Design ANITA3_simple_trigger, start of the top module:
module ANITA3_simple_trigger( clk250_i,
										rst_i,
										L1_i,
										trig_o,
										scal_o,
										scal_L1_o,
										disable_i,
										refpulse_i,
										mon_scal_o,
										ant_mask_i,
										phi_mask_i,
										phi_o,
										count_o
										);
   parameter NUM_SURFS = 12;
   parameter NUM_TRIG = 4;
   parameter NUM_HOLD = 4;   
	parameter NUM_PHI = 16;
   input clk250_i;
	input rst_i;
   input [NUM_SURFS*NUM_TRIG-1:0] L1_i;
	input [2*NUM_PHI-1:0] ant_mask_i;
	input [2*NUM_PHI-1:0] phi_mask_i;
   output 			  trig_o;
	output [2*NUM_PHI-1:0] phi_o;
	output [2*NUM_PHI-1:0] scal_o;
	output [2*NUM_PHI-1:0] scal_L1_o;
	input refpulse_i;
	output [2*NUM_PHI-1:0] mon_scal_o;
	output [7:0] count_o;
	input disable_i;
	wire [NUM_PHI-1:0] V_pol_phi;
	wire [NUM_PHI-1:0] H_pol_phi;
	ANITA3_simple_trigger_map u_map(.clk250_i(clk250_i),
											  .rst_i(rst_i),
											  .mask_i(ant_mask_i),
											  .L1_i(L1_i),
											  .V_pol_phi_o(V_pol_phi),
											  .H_pol_phi_o(H_pol_phi));
	reg [NUM_PHI-1:0] V_pol_trig;
	reg [NUM_PHI-1:0] H_pol_trig;
	reg [NUM_PHI-1:0] V_pol_phi_del;
  ...
Size in the first run: roughly 4300 cells after synthesis, about 52000 um2 of cells after synthesis.
make LEC_CHECK=0 CAP_MARGIN=20 CORE_ASPECT_RATIO=0.72 CORE_MARGIN=3 CORE_UTILIZATION=70 CTS_CLUSTER_DIAMETER=348 GPL_ROUTABILITY_DRIVEN=1 GPL_TIMING_DRIVEN=0 MAX_ROUTING_LAYER=met4 MIN_ROUTING_LAYER=met2 SLEW_MARGIN=20 TNS_END_PERCENT=60 finish   # period 4.0 ns
run.sh (not shown) runs the stock make flow with config.mk's settings and CLKGATE_MAP_FILE=.
Then changed:
- CORE_ASPECT_RATIO: 0.72 -> not set
- CORE_MARGIN: 3 -> 2
- CTS_CLUSTER_DIAMETER: 348 -> not set
- CTS_CLUSTER_SIZE: not set -> 14
- GPL_ROUTABILITY_DRIVEN: 1 -> not set
- GPL_TIMING_DRIVEN: 0 -> not set
- MAX_ROUTING_LAYER: met4 -> not set
- MIN_ROUTING_LAYER: met2 -> not set
- PLACE_DENSITY_LB_ADDON: not set -> 0.06
- SETUP_SLACK_MARGIN: not set -> 0.4
- TNS_END_PERCENT: 60 -> not set
- clock period: 4.0 -> 1.5 ns (I/O delays scaled with it)
What happened: The changed run completed, yet does not pass: setup timing. Sequential cell count is unchanged. Routed wire length went down by 14%. Clock-buffer cell count went up by 35. Via count went down by 29%.
Then changed:
- CORE_UTILIZATION: 70 -> 40
- CTS_CLUSTER_SIZE: 14 -> not set
- PLACE_DENSITY_LB_ADDON: 0.06 -> not set
- SETUP_SLACK_MARGIN: 0.4 -> not set
- clock period: 1.5 -> 4.0 ns (I/O delays scaled with it)
Effect: With this change the flow completed with no timing, DRC or antenna violations; global-route usage decreases by 10 points; synthesized cell count stays the same; flip-flop count is unchanged; critical path depth stays the same; total power decreases by well over a third; area after synthesis does not change.
Then changed:
- CELL_PAD_IN_SITES_GLOBAL_PLACEMENT: not set -> 3
- CORE_MARGIN: 2 -> 7
- CORE_UTILIZATION: 40 -> 31
- GPL_ROUTABILITY_DRIVEN: not set -> 0
Result: Cell area went up slightly. Via count went up slightly. Sequential share of layout area went down by 1.1 points. Final cell count went up by a little under a tenth. Worst hold slack gets worse by 0.010 ns. Core utilization went down by 10 points.
Then changed:
- ABC_AREA: not set -> 0
- CORE_ASPECT_RATIO: not set -> 1.18
- CORE_UTILIZATION: 31 -> 68
- CTS_CLUSTER_SIZE: not set -> 42
- GPL_TIMING_DRIVEN: not set -> 0
- MIN_ROUTING_LAYER: not set -> met2
- SLEW_MARGIN: 20 -> 5
- TNS_END_PERCENT: not set -> 95
This time the run died in global placement without I/O (3_1_place_gp_skip_io), error GPL-0301.
Die area goes down by 53%.
Synthesized area stays the same.
Synthesized cell count does not change.


ANITA3_simple_trigger again, from the RTL that the note above started with.
Settings: LEC_CHECK=0, CAP_MARGIN=35, CORE_MARGIN=2, CORE_UTILIZATION=70, CTS_CLUSTER_SIZE=16, MAX_ROUTING_LAYER=met5, PLACE_DENSITY_LB_ADDON=0.05, SLEW_MARGIN=10; clock period 1.5 ns.
The first run finished but failed the layout checks on negative setup slack.
Rerun with:
Settings changed: CAP_MARGIN 35 to 20, CORE_UTILIZATION 70 to 72, CTS_CLUSTER_SIZE 16 to 31, MAX_ROUTING_LAYER met5 to not set, PLACE_DENSITY_LB_ADDON 0.05 to 0.0, SLEW_MARGIN 10 to 20.
Clock period 1.5 ns to 1.57 ns, I/O delays scaled along.
What happened: The new run produced a clean layout. Design area drops by 1.9%. Total power drops by 5.6%. Clock-buffer cell count drops by 15. Setup slack gets better by 0.062 ns. Sequential power drops by 4.5%. Utilization climbs by 1.4 points. Via count stays flat. Non-clock buffer count drops by 38. Sequential share of layout area climbs by 1.1 points. Worst hold slack gets better by 0.022 ns. Flip-flop count stays the same.
Rerun with:
Settings changed: CORE_ASPECT_RATIO set to 0.72, CORE_UTILIZATION 72 to 40, CTS_CLUSTER_DIAMETER set to 348, CTS_CLUSTER_SIZE 31 to not set, PLACE_DENSITY_LB_ADDON 0.0 to not set, TNS_END_PERCENT set to 45.
Clock period 1.57 ns to 4.0 ns, I/O delays scaled along.
Wire length fell by 6.7%.
Sequential share of layout area fell by 0.19 points.
Final area is about the same.
Sequential power fell by 61%.
Core utilization fell by 38 points.
Worst hold slack gains 0.26 ns.
Setup slack gains 1.3 ns.
Non-clock buffer count fell by 110.
Synthesized cell count stays the same.
First-iteration DRC count fell by about 2%.
Rerun with:
Settings changed: ABC_AREA set to 1, CORE_ASPECT_RATIO 0.72 to not set, CORE_UTILIZATION 40 to 72, CTS_CLUSTER_DIAMETER 348 to not set, CTS_CLUSTER_SIZE set to 10, SETUP_SLACK_MARGIN set to 0.15, TNS_END_PERCENT 45 to not set.
Clock period 4.0 ns to 1.9 ns, I/O delays scaled along.
Effect: Global-route usage rises by 11 points; setup slack degrades by 1.2 ns; final area increases slightly; first-iteration DRC count rose by about a fifth.


Setup of job 1006:
Starting RTL as in the previous note.
==> flow/config.mk <==
export PLATFORM = sky130hd
export DESIGN_NAME = ANITA3_simple_trigger
export DESIGN_NICKNAME = ANITA3_simple_trigger
export VERILOG_FILES = /design/flow/design.v
export SDC_FILE = /design/flow/constraint.sdc
export NUM_CORES = 4
export LEC_CHECK = 0
export CAP_MARGIN = 20
export CORE_MARGIN = 2
export CORE_UTILIZATION = 72
export CTS_CLUSTER_DIAMETER = 395
export CTS_CLUSTER_SIZE = 14
export PLACE_DENSITY_LB_ADDON = 0.05
export SETUP_SLACK_MARGIN = 0.44
export SLEW_MARGIN = 20
==> flow/constraint.sdc <==
create_clock -name core_clock -period 1.52 [get_ports {clk250_i}]
set_input_delay 0.3040 -clock core_clock [delete_from_list [all_inputs] [get_ports {clk250_i}]]
set_output_delay 0.3040 -clock core_clock [all_outputs]
set_load 0.01 [all_outputs]
Edits applied to the flow inputs when going from job 1006 to job 1442:
Settings: setting ABC_AREA to 1 for the first time; changing CTS_CLUSTER_DIAMETER from 395 to 345; changing PLACE_DENSITY_LB_ADDON from 0.05 to 0.08; changing SETUP_SLACK_MARGIN from 0.44 to 0.31; changing the clock period (ns, I/O delays scaled along) from 1.52 to 1.69.
[summary]
The end point of the critical path comes out scal_L1_o[4] in one run and phi_o[26] in the other, namely in job 1442 and job 1006 respectively. Job 1442 vs. job 1006: area fraction in full adders, half adders and majority gates flat, wire length decreased by about 5% relative to the old numbers, part of the total power dissipated in combinational logic shows no meaningful change, number of standard cells reported by yosys went up, synthesized cell count climbed about 36%.
> inputs changed (job 1442 -> job 1098)
Settings: clearing ABC_AREA, which used to be 1; swapping 0.31 for 0.52 in SETUP_SLACK_MARGIN; swapping 72 for 40 in CORE_UTILIZATION; clearing PLACE_DENSITY_LB_ADDON, which used to be 0.08; clearing CTS_CLUSTER_DIAMETER, which used to be 345; clearing CTS_CLUSTER_SIZE, which used to be 14; swapping 1.69 for 2.68 in the clock period (ns, I/O delays scaled along).
Findings:
- Job 1098: PASS, flow complete, no timing, DRC or antenna violations
- Power per cell area came out lower on job 1098 than on job 1442.
- Job 1098 vs. job 1442: wire length now smaller, multiplexer area fraction after synthesis about even, minimum hold slack shows a reduction of 0.041 ns, via count of the first global-routing pass -6,375.
- Relative to job 1442, number of buffers other than clock buffers in the final layout decreased by 18% in job 1098.
- Job 1098: area fraction in and, or, nand and nor cells is 10 points higher than what job 1442 reported.
- Compared with job 1442, job 1098 ends up with more cell area.
- The final reports for job 1098 and job 1442 show sequential cell area in the final layout lower in the former.
- Compared with job 1442, job 1098 shows a lower core utilization.
Relative to job 1098, the following input files were edited for job 2219:
Settings: CORE_UTILIZATION changed from 40 to 72; PLACE_DENSITY newly set to 0.36; CTS_CLUSTER_SIZE newly set to 10; ABC_AREA newly set to 1; SETUP_SLACK_MARGIN changed from 0.52 to 0.28; the clock period (ns, I/O delays scaled along) changed from 2.68 to 1.9.
Notes after the runs:
Higher hold buffer count at cts was reported by job 2219, not job 1098.
As of job 2219, non-clock buffer count had risen by more than 10% compared to job 1098.
Summary of the comparison: part of the total power dissipated in sequential elements is higher in job 2219, relative to job 1098.
Job 2219 vs job 1098 — chip area in the Yosys report climbed by a few percent
Relative to job 1098, share of power burned in combinational logic has increased by 0.4 points in job 2219.
Job 2219 vs job 1098, dominant combinational cell family by area after synthesis: buffers and inverters vs simple AND/OR/NAND/NOR gates


## alpha
ANITA3_simple_trigger again, from the RTL that the note above started with.
export LEC_CHECK = 0
export CAP_MARGIN = 20
export CORE_ASPECT_RATIO = 1.21
export CORE_MARGIN = 3
export CORE_UTILIZATION = 72
export CTS_CLUSTER_DIAMETER = 348
export GPL_ROUTABILITY_DRIVEN = 0
export GPL_TIMING_DRIVEN = 0
export MAX_ROUTING_LAYER = met4
export MIN_ROUTING_LAYER = met2
export SLEW_MARGIN = 20
export TNS_END_PERCENT = 60
create_clock -name core_clock -period 4.0 [get_ports {clk250_i}]
From the logs: alpha reached the end of the flow and failed the layout checks with DRC.
Here is what was changed in the inputs of beta compared with alpha.
Settings: setting CTS_CLUSTER_SIZE to 42 for the first time; changing SLEW_MARGIN from 20 to 5; changing TNS_END_PERCENT from 60 to 95; removing CTS_CLUSTER_DIAMETER (formerly 348); removing MIN_ROUTING_LAYER (formerly met2); removing MAX_ROUTING_LAYER (formerly met4); setting CELL_PAD_IN_SITES_GLOBAL_PLACEMENT to 3 for the first time; changing GPL_ROUTABILITY_DRIVEN from 0 to 1; removing CORE_ASPECT_RATIO (formerly 1.21); changing CORE_MARGIN from 3 to 7; removing GPL_TIMING_DRIVEN (formerly 0); changing CORE_UTILIZATION from 72 to 31; setting ABC_AREA to 0 for the first time.
## What came out
- Looking at the reports, beta completed the entire flow and the layout it produced met the timing, design-rule and antenna checks.
- To summarise alpha: no stage aborted, but the layout did not pass its checks, failing on DRC.
- alpha has higher setup slack of the most critical reg-to-reg path than beta.
- Compared with alpha, beta shows a lower part of the power in registers.
- The standard cells in beta occupy more silicon area than those in alpha do.
- When beta is measured against alpha, its wire length of the first global-routing pass turns out about 8% lower.
- In the reports for beta and alpha, the larger final worst-path setup slack belongs to beta.
- Compared with alpha, beta shows a higher global-route met1 utilization.
- On minimum clock period, the lower figure sits with beta, not alpha.
- Count of clock-net buffers in the final layout sits higher in beta than in alpha.
Power and IR drop assume default switching activity.
